Setup of red:
==> flow/design.v <==
module alu_top (
    input             clk,
    input      [7:0]  a,
    input      [7:0]  b,
    input      [3:0]  sel,
    output reg [15:0] out
);
    reg  [7:0]  a_q, b_q;
    reg  [3:0]  sel_q;
    wire [15:0] alu_out;
    always @(posedge clk) begin
        a_q   <= a;
        b_q   <= b;
        sel_q <= sel;
        out   <= alu_out;
    end
    alu u_alu (.a(a_q), .b(b_q), .sel(sel_q), .out(alu_out));
endmodule

`timescale 1ns / 1ps
module alu(
    input [7:0] a,b,
    input [3:0] sel,
    output reg [15:0] out
    );
    always@(*)
        begin
            case(sel)
                4'b0000 : out=a+b;
                4'b0001 : out=a+1;
                4'b0010 : out=a-b;
                4'b0011 : out=a*b;
                4'b0100 : out=(b==0) ? 16'd0 : a/b;
                4'b0101 : out=(b==0) ? 16'd0 : a%b;
                4'b0110 : out=a&b;
                4'b0111 : out=a|b;
                4'b1000 : out=~(a&b);
                4'b1001 : out=~(a|b);
                4'b1010 : out=a^b;
                default: out=0;
            endcase        
        end    
endmodule
clock: 30.6 ns
lec_check: 0
cap_margin: 20
core_margin: 2
core_utilization: 40
slew_margin: 20
run.sh (not shown) runs the stock make flow with config.mk's settings and CLKGATE_MAP_FILE=.
red went all the way through the flow, and no timing, DRC or antenna check failed.
Here is what was changed in the inputs of blue compared with red.
- TNS_END_PERCENT now 5, previously not set
- HOLD_SLACK_MARGIN now -0.08, previously not set
- CORE_UTILIZATION now 65, was 40
- the clock period (ns, I/O delays scaled along) now 26.9, was 30.6
Findings:
- Although blue finished all stages, its layout failed final checks on negative setup slack.
- Compared with red, blue supports a higher clock frequency.
- Compare blue and red | longest individual stage delay on the worst path higher: red
- [blue] number of tap cells inserted fell about 36% relative to red
- First-iteration DRC count (higher): blue
- The final reports for blue and red show final critical-path required period lower in the former.
- b_q[7] as the first element of the critical path was reported by red, and b_q[0] by blue.
Changes in green relative to blue:
- CTS_CLUSTER_DIAMETER: unset -> 391
- CORE_UTILIZATION: 65 -> 72
- HOLD_SLACK_MARGIN: -0.08 -> unset
- the clock period (ns, I/O delays scaled along): 26.9 -> 17.3
Findings:
green did not finish; a tool error ended it in detailed placement.
Sort green and blue by height of the die asc -> top: green
NOTE: initial core utilization in green exceeds that of blue
blue → green: standard-cell row count went down; chip width shrank by 6.3 µm; die size shows a reduction of 1600 µm²; core area went down 9.2%; last weighted congestion value of the routability-driven placer shows an increase of about 1.5%.
Edits applied to the flow inputs when going from green to orange:
- ABC_AREA now 1, previously not set
- CTS_CLUSTER_DIAMETER no longer set, was 391
- TNS_END_PERCENT no longer set, was 5
- CORE_UTILIZATION now 60, was 72
- the clock period (ns, I/O delays scaled along) now 17.0, was 17.3
## What came out
Flow for orange halted at global routing, error code DPL-0038. The chip area from the yosys synthesis statistics of green and that of orange are within noise of each other. ~same adder-cell area share of the yosys netlist in orange and green. green -> orange: yosys stat cell total increased by more than 10%. Taking green as 1.0, orange lands at 1.09 on number of placement rows. In the reports for orange and green, the larger number of distinct library cells after synthesis belongs to green. On mapped cell area, orange and green are neck and neck.

Setup of job 6167:
// alu_top: RTL as listed in full above, without the edits since
==> flow/config.mk <==
export PLATFORM = sky130hd
export DESIGN_NAME = alu_top
export DESIGN_NICKNAME = alu_top
export VERILOG_FILES = /design/flow/design.v
export SDC_FILE = /design/flow/constraint.sdc
export NUM_CORES = 4
export LEC_CHECK = 0
export CAP_MARGIN = 20
export CORE_MARGIN = 2
export CORE_UTILIZATION = 72
export PLACE_DENSITY_LB_ADDON = 0.27
export SLEW_MARGIN = 20
export TNS_END_PERCENT = 5
==> flow/constraint.sdc <==
create_clock -name core_clock -period 26.2 [get_ports {clk}]
set_input_delay 5.2400 -clock core_clock [delete_from_list [all_inputs] [get_ports {clk}]]
set_output_delay 5.2400 -clock core_clock [all_outputs]
set_load 0.01 [all_outputs]
Job 6167 never completed, since it errored out during global routing.
The following lists how job 104 was set up differently from job 6167:
- CORE_UTILIZATION: 72 -> 62
- TNS_END_PERCENT: 5 -> unset
- PLACE_DENSITY_LB_ADDON: 0.27 -> unset
- ABC_AREA: unset -> 1
- the clock period (ns, I/O delays scaled along): 26.2 -> 24.6
[summary]
- Job 104 finished every stage and its layout cleared the timing, DRC and antenna checks.
- Compared with job 6167, in job 104 number of standard cells after synthesis climbed 223, count of different cell masters after synthesis dropped 38, sequential element share of the synthesized area barely changed, total number of placement rows climbed 3.
Relative to job 104, the following input files were edited for job 3561:
- putting PLACE_DENSITY at 0.39 where nothing was set
- clearing ABC_AREA, which used to be 1
- putting SETUP_SLACK_MARGIN at 3.85 where nothing was set
- swapping 62 for 72 in CORE_UTILIZATION
- swapping 24.6 for 17.3 in the clock period (ns, I/O delays scaled along)
### Flow results
Number of standard cells after synthesis (job 3561 over job 104): decrease, about 14%
Summary — effective utilization at floorplan, job 3561 relative to job 104: higher, by 9.6 points.
Re routability-driven placement congestion ratio: job 104 was lower than job 3561.
Relative to job 104, die area decreased by 13% in job 3561.
Tool error DPL-0038 stopped job 3561 during detailed placement; no final results.
Any difference in fraction of the yosys area taken by sequential cells between job 3561 and job 104 is small enough to ignore.
The mux share of post-synthesis cell area in job 3561 was higher than what job 104 gave.
Job 3561 vs. job 104: area of the mapped netlist has remained practically unchanged; number of library cell types mapped by synthesis now sits higher; post-synthesis simple-gate area fraction now sits lower; core footprint decreased 13%.

job 101:
RTL: the design.v shown in full above, as it stands there.
make LEC_CHECK=0 CAP_MARGIN=20 CORE_MARGIN=2 CORE_UTILIZATION=68 SLEW_MARGIN=20 finish   # period 34.3 ns
Job 101 reached the end of the flow, and the finished layout is clean on the timing, DRC and antenna checks.
> inputs changed (job 101 -> job 102)
- CORE_UTILIZATION now 40, was 68
- the clock period (ns, I/O delays scaled along) now 32.0, was 34.3
Findings:
[job 102] placement-stage worst setup slack fell 0.73 ns relative to job 101
Register area shrinks slightly when moving from job 101 to job 102.
Compared with job 101, job 102 shows a lower post-layout worst setup margin.
Diff job 101 -> job 102: met1 track utilization from global routing dropped 16 points, cell count along the critical path lower.
Diff job 101..job 102 | initial antenna violation count | unchanged
Worst stage delay on the critical path in job 102 is 0.06 ns lower than in job 101
### job 102 -> job 103
- swapping 40 for 65 in CORE_UTILIZATION
- swapping 32.0 for 26.2 in the clock period (ns, I/O delays scaled along)
==> results <==
- Job 103 ran in full, but the layout does not pass; the checks complain about negative setup slack.
- Going from job 102 to job 103, the cell count was found to have gone up by 6.6%.
- Relative to job 102, post-layout minimum cycle time has gone down in job 103.
- Job 103: global-route usage over all layers is 19 points higher than what job 102 reported.

## west
RTL: the design.v shown in full above, as it stands there.
make LEC_CHECK=0 ABC_AREA=1 CAP_MARGIN=20 CORE_MARGIN=2 CORE_UTILIZATION=72 CTS_CLUSTER_DIAMETER=186 CTS_CLUSTER_SIZE=93 PLACE_DENSITY=0.44 SETUP_SLACK_MARGIN=2.23 SLEW_MARGIN=20 TNS_END_PERCENT=5 finish   # period 21.9 ns
west | ERROR | global routing (5_1_grt)
What middle does differently from west at the input level:
# west
export LEC_CHECK = 0
export ABC_AREA = 1
export CAP_MARGIN = 20
export CORE_MARGIN = 2
export CORE_UTILIZATION = 72
export CTS_CLUSTER_DIAMETER = 186
export CTS_CLUSTER_SIZE = 93
export PLACE_DENSITY = 0.44
export SETUP_SLACK_MARGIN = 2.23
export SLEW_MARGIN = 20
export TNS_END_PERCENT = 5
create_clock -name core_clock -period 21.9 [get_ports {clk}]
# middle
export LEC_CHECK = 0
export ABC_AREA = 1
export CAP_MARGIN = 15
export CELL_PAD_IN_SITES_GLOBAL_PLACEMENT = 0
export CORE_ASPECT_RATIO = 1.04
export CORE_MARGIN = 2
export CORE_UTILIZATION = 70
export CTS_CLUSTER_DIAMETER = 232
export CTS_CLUSTER_SIZE = 89
export PLACE_DENSITY = 0.62
export SLEW_MARGIN = 40
export TNS_END_PERCENT = 5
create_clock -name core_clock -period 21.9 [get_ports {clk}]
Results
Stage in which a tool error killed middle: clock tree synthesis (4_1_cts).
Delta(core area, middle - west) > 0
middle vs. west: final weighted congestion of routability-driven global placement increased about 2%, synthesis area per yosys has remained practically unchanged.
Comparing floorplan core density for middle and west, the bigger number came from west.
Diff west..middle | area after synthesis | unchanged

RTL: the design.v shown in full above, as it stands there.
make LEC_CHECK=0 ABC_AREA=0 CAP_MARGIN=20 CORE_ASPECT_RATIO=0.5 CORE_MARGIN=2 CORE_UTILIZATION=72 CTS_CLUSTER_DIAMETER=373 CTS_CLUSTER_SIZE=93 PLACE_DENSITY=0.41 SLEW_MARGIN=20 TNS_END_PERCENT=5 finish   # period 21.9 ns
The starting point failed in detailed placement (3_5_place_dp).
Edit:
Settings changed: ABC_AREA 0 to unset, CORE_ASPECT_RATIO 0.5 to unset, CORE_UTILIZATION 72 to 64, CTS_CLUSTER_DIAMETER 373 to unset, CTS_CLUSTER_SIZE 93 to unset, PLACE_DENSITY 0.41 to unset.
Clock period 21.9 ns to 24.6 ns, I/O delays scaled along.
With this change the flow never finished: it broke off in global routing (5_1_grt) (GRT-0232).
Die area grows by about 12%.
Synthesized area does not change.
Synthesized cell count does not change.
Edit:
Settings changed: ABC_AREA set to 1, CORE_UTILIZATION 64 to 68, CTS_CLUSTER_DIAMETER set to 237, CTS_CLUSTER_SIZE set to 98, TNS_END_PERCENT 5 to unset.
After rerunning:
- The changed run finished but fails on setup timing
- synthesized area stays flat
- die area came out lower by a few percent
- synthesized cell count came out higher by about a fifth
Edit:
Settings changed: CORE_UTILIZATION 68 to 64, CTS_CLUSTER_SIZE 98 to 99, PLACE_DENSITY set to 0.38, TNS_END_PERCENT set to 10.
Clock period 24.6 ns to 17.0 ns, I/O delays scaled along.
Outcome: This time the run died in global routing (5_1_grt); synthesized area is unchanged; synthesized cell count stays the same; die area increases by 6.1%.

// alu_top: RTL as listed in full above, without the edits since
clock: 17.5 ns
lec_check: 0
cap_margin: 20
core_margin: 2
core_utilization: 58
cts_cluster_diameter: 28
max_routing_layer: met4
setup_slack_margin: 4.76
slew_margin: 20
The starting point aborted during 5_1_grt, error GRT-0183.
Change:
--- a/flow/config.mk
+++ b/flow/config.mk
@@ -10,4 +10,4 @@
 export CORE_UTILIZATION = 58
-export CTS_CLUSTER_DIAMETER = 28
-export MAX_ROUTING_LAYER = met4
+export CTS_CLUSTER_DIAMETER = 391
+export CTS_CLUSTER_SIZE = 39
 export SETUP_SLACK_MARGIN = 4.76
Result:
- The changed run aborted during 5_1_grt, error GRT-0232
- area after synthesis is unchanged
- die size stays the same
- synthesized cell count is unchanged
Change:
--- a/flow/config.mk
+++ b/flow/config.mk
@@ -7,8 +7,7 @@
 export LEC_CHECK = 0
+export ABC_AREA = 1
 export CAP_MARGIN = 20
 export CORE_MARGIN = 2
-export CORE_UTILIZATION = 58
-export CTS_CLUSTER_DIAMETER = 391
-export CTS_CLUSTER_SIZE = 39
-export SETUP_SLACK_MARGIN = 4.76
+export CORE_UTILIZATION = 67
+export PLACE_DENSITY_LB_ADDON = 0.3
 export SLEW_MARGIN = 20
==> flow/constraint.sdc (replaced) <==
create_clock -name core_clock -period 32.0 [get_ports {clk}]
set_input_delay 6.4000 -clock core_clock [delete_from_list [all_inputs] [get_ports {clk}]]
set_output_delay 6.4000 -clock core_clock [all_outputs]
set_load 0.01 [all_outputs]
Outcome:
- The new run went through all stages and came out clean
- synthesized cell count grows by about 16%
- area after synthesis barely changes
- die area falls by 13%
Change:
--- a/flow/config.mk
+++ b/flow/config.mk
@@ -7,7 +7,8 @@
 export LEC_CHECK = 0
-export ABC_AREA = 1
 export CAP_MARGIN = 20
 export CORE_MARGIN = 2
-export CORE_UTILIZATION = 67
-export PLACE_DENSITY_LB_ADDON = 0.3
+export CORE_UTILIZATION = 40
+export CTS_CLUSTER_DIAMETER = 399
+export CTS_CLUSTER_SIZE = 99
 export SLEW_MARGIN = 20
+export TNS_END_PERCENT = 25
Outcome: Sequential share of layout area falls by 0.35 points. Final area rises by about 6%. Flip-flop count stays the same. Maximum frequency falls by about 4.3%.

// alu_top: RTL as listed in full above, without the edits since
Settings: LEC_CHECK=0, CAP_MARGIN=20, CELL_PAD_IN_SITES_GLOBAL_PLACEMENT=2, CORE_MARGIN=2, CORE_UTILIZATION=40, CTS_CLUSTER_SIZE=69, PLACE_DENSITY=0.51, SLEW_MARGIN=20, TNS_END_PERCENT=25; clock period 52.9 ns.
==> next run, changes <==
PLACE_DENSITY = unset   (was 0.51)
TNS_END_PERCENT = unset   (was 25)
clock period = 32.0 ns   (was 52.9 ns; I/O delays follow)
What happened: Wire length went up by 3.0%; non-clock buffer count went up by 32; global-route usage went up by 0.59 points; setup slack loses 14 ns.

RTL: the design.v shown in full above, as it stands there.
Settings: LEC_CHECK=0, CAP_MARGIN=15, CELL_PAD_IN_SITES_GLOBAL_PLACEMENT=0, CORE_ASPECT_RATIO=0.79, CORE_MARGIN=2, CORE_UTILIZATION=68, CTS_CLUSTER_DIAMETER=26, SETUP_SLACK_MARGIN=2.94, SLEW_MARGIN=40, TNS_END_PERCENT=60; clock period 16.0 ns.
The first run did not get past 4_1_cts (DPL-0038).
==> next run, changes <==
CELL_PAD_IN_SITES_GLOBAL_PLACEMENT = 3   (was 0)
CORE_UTILIZATION = 26   (was 68)
CTS_CLUSTER_DIAMETER = unset   (was 26)
PLACE_DENSITY_LB_ADDON = 0.1   (was unset)
clock period = 19.3 ns   (was 16.0 ns; I/O delays follow)
The new run reached the layout checks and failed them: setup timing.
Area after synthesis does not change.
Die area rises to 2.6 times its value.
Synthesized cell count stays the same.
==> next run, changes <==
CORE_UTILIZATION = 40   (was 26)
CTS_CLUSTER_DIAMETER = 391   (was unset)
GPL_TIMING_DRIVEN = 0   (was unset)
PLACE_DENSITY = 0.43   (was unset)
PLACE_DENSITY_LB_ADDON = unset   (was 0.1)
TNS_END_PERCENT = 10   (was 60)
After rerunning: The new run completed, yet does not pass: setup timing; clock-buffer cell count does not change; setup slack got worse by 1.0 ns; cell count went down by about a fifth; wire length went down by about a fifth; die area went down by a quarter to a third.

## JK
// alu_top: RTL as listed in full above, without the edits since
clock: 32.0 ns
lec_check: 0
cap_margin: 0
cell_pad_in_sites_detail_placement: 1
cell_pad_in_sites_global_placement: 2
core_aspect_ratio: 1.14
core_margin: 3
core_utilization: 47
cts_cluster_size: 86
gpl_routability_driven: 0
gpl_timing_driven: 0
max_routing_layer: met4
min_routing_layer: met2
place_density_lb_addon: 0.15
slew_margin: 20
Inputs modified between JK and MS:
==> flow/config.mk <==
export PLATFORM = sky130hd
export DESIGN_NAME = alu_top
export DESIGN_NICKNAME = alu_top
export VERILOG_FILES = /design/flow/design.v
export SDC_FILE = /design/flow/constraint.sdc
export NUM_CORES = 4
export LEC_CHECK = 0
export CAP_MARGIN = 20
export CELL_PAD_IN_SITES_DETAIL_PLACEMENT = 1
export CORE_ASPECT_RATIO = 1.14
export CORE_MARGIN = 2
export CORE_UTILIZATION = 40
export CTS_CLUSTER_SIZE = 51
export MAX_ROUTING_LAYER = met4
export MIN_ROUTING_LAYER = met1
export PLACE_DENSITY_LB_ADDON = 0.02
export SLEW_MARGIN = 20
Notes after the runs:
Slew of the pin with the lowest slew margin | MS below JK. Re worst hold slack: MS is 0.0070 ns down on JK. Of MS and JK, JK shows the lower well tap count, with MS above it. MS has arrival time at the worst endpoint below what JK had. MS against JK: total clock sinks roughly the same; reg-to-reg setup timing slack went up. Between MS and JK, it is MS whose post-CTS repair timing setup buffer count is lower, by 8.
What AL does differently from MS at the input level:
diff --git a/flow/config.mk b/flow/config.mk
--- a/flow/config.mk
+++ b/flow/config.mk
@@ -9,2 +8,0 @@
-export CELL_PAD_IN_SITES_DETAIL_PLACEMENT = 1
-export CORE_ASPECT_RATIO = 1.14
@@ -13,4 +11,2 @@
-export CTS_CLUSTER_SIZE = 51
-export MAX_ROUTING_LAYER = met4
-export MIN_ROUTING_LAYER = met1
-export PLACE_DENSITY_LB_ADDON = 0.02
+export CTS_CLUSTER_DIAMETER = 395
+export CTS_CLUSTER_SIZE = 100
@@ -17,0 +14 @@
+export TNS_END_PERCENT = 10
AL finished all stages; the layout is clean.
Total number of cells along the worst setup path, AL and MS: larger value in AL
Design area: AL < MS
[compare] base=MS new=AL: global-route usage now sits lower, placer's final routability congestion estimate has increased, worst path arrival time went down 0.04 ns, standard-cell row count shows a reduction of 4, worst-case setup margin in the final layout has increased.
Between AL and MS, it is AL whose part of the cycle the worst path needs is lower, by 0.20 points.
Area taken by multi-input logic gates: MS vs AL, no meaningful difference
Here is what was changed in the inputs of TR compared with AL.
diff --git a/flow/config.mk b/flow/config.mk
--- a/flow/config.mk
+++ b/flow/config.mk
@@ -9,4 +9,9 @@
-export CORE_MARGIN = 2
-export CORE_UTILIZATION = 40
-export CTS_CLUSTER_DIAMETER = 395
-export CTS_CLUSTER_SIZE = 100
+export CELL_PAD_IN_SITES_DETAIL_PLACEMENT = 1
+export CORE_ASPECT_RATIO = 1.14
+export CORE_MARGIN = 3
+export CORE_UTILIZATION = 47
+export CTS_CLUSTER_SIZE = 51
+export GPL_TIMING_DRIVEN = 0
+export MAX_ROUTING_LAYER = met4
+export MIN_ROUTING_LAYER = met1
+export PLACE_DENSITY_LB_ADDON = 0.02
@@ -14 +18,0 @@
-export TNS_END_PERCENT = 10
[summary]
In summary, TR completed successfully, with a layout that passed the timing, DRC and antenna checks.
Sort TR and AL by core area, descending, and AL comes first.
Register share of the cell area in TR is 0.17 points below AL.
AL ended up with b_q[4] as its startpoint of the worst setup timing path; TR ended up with b_q[5].
In the reports for TR and AL, the smaller global-route track usage on met1 belongs to AL.
Final period demand of the worst path, TR and AL: lower on AL
Cell area after layout grows by a few percent when moving from AL to TR.
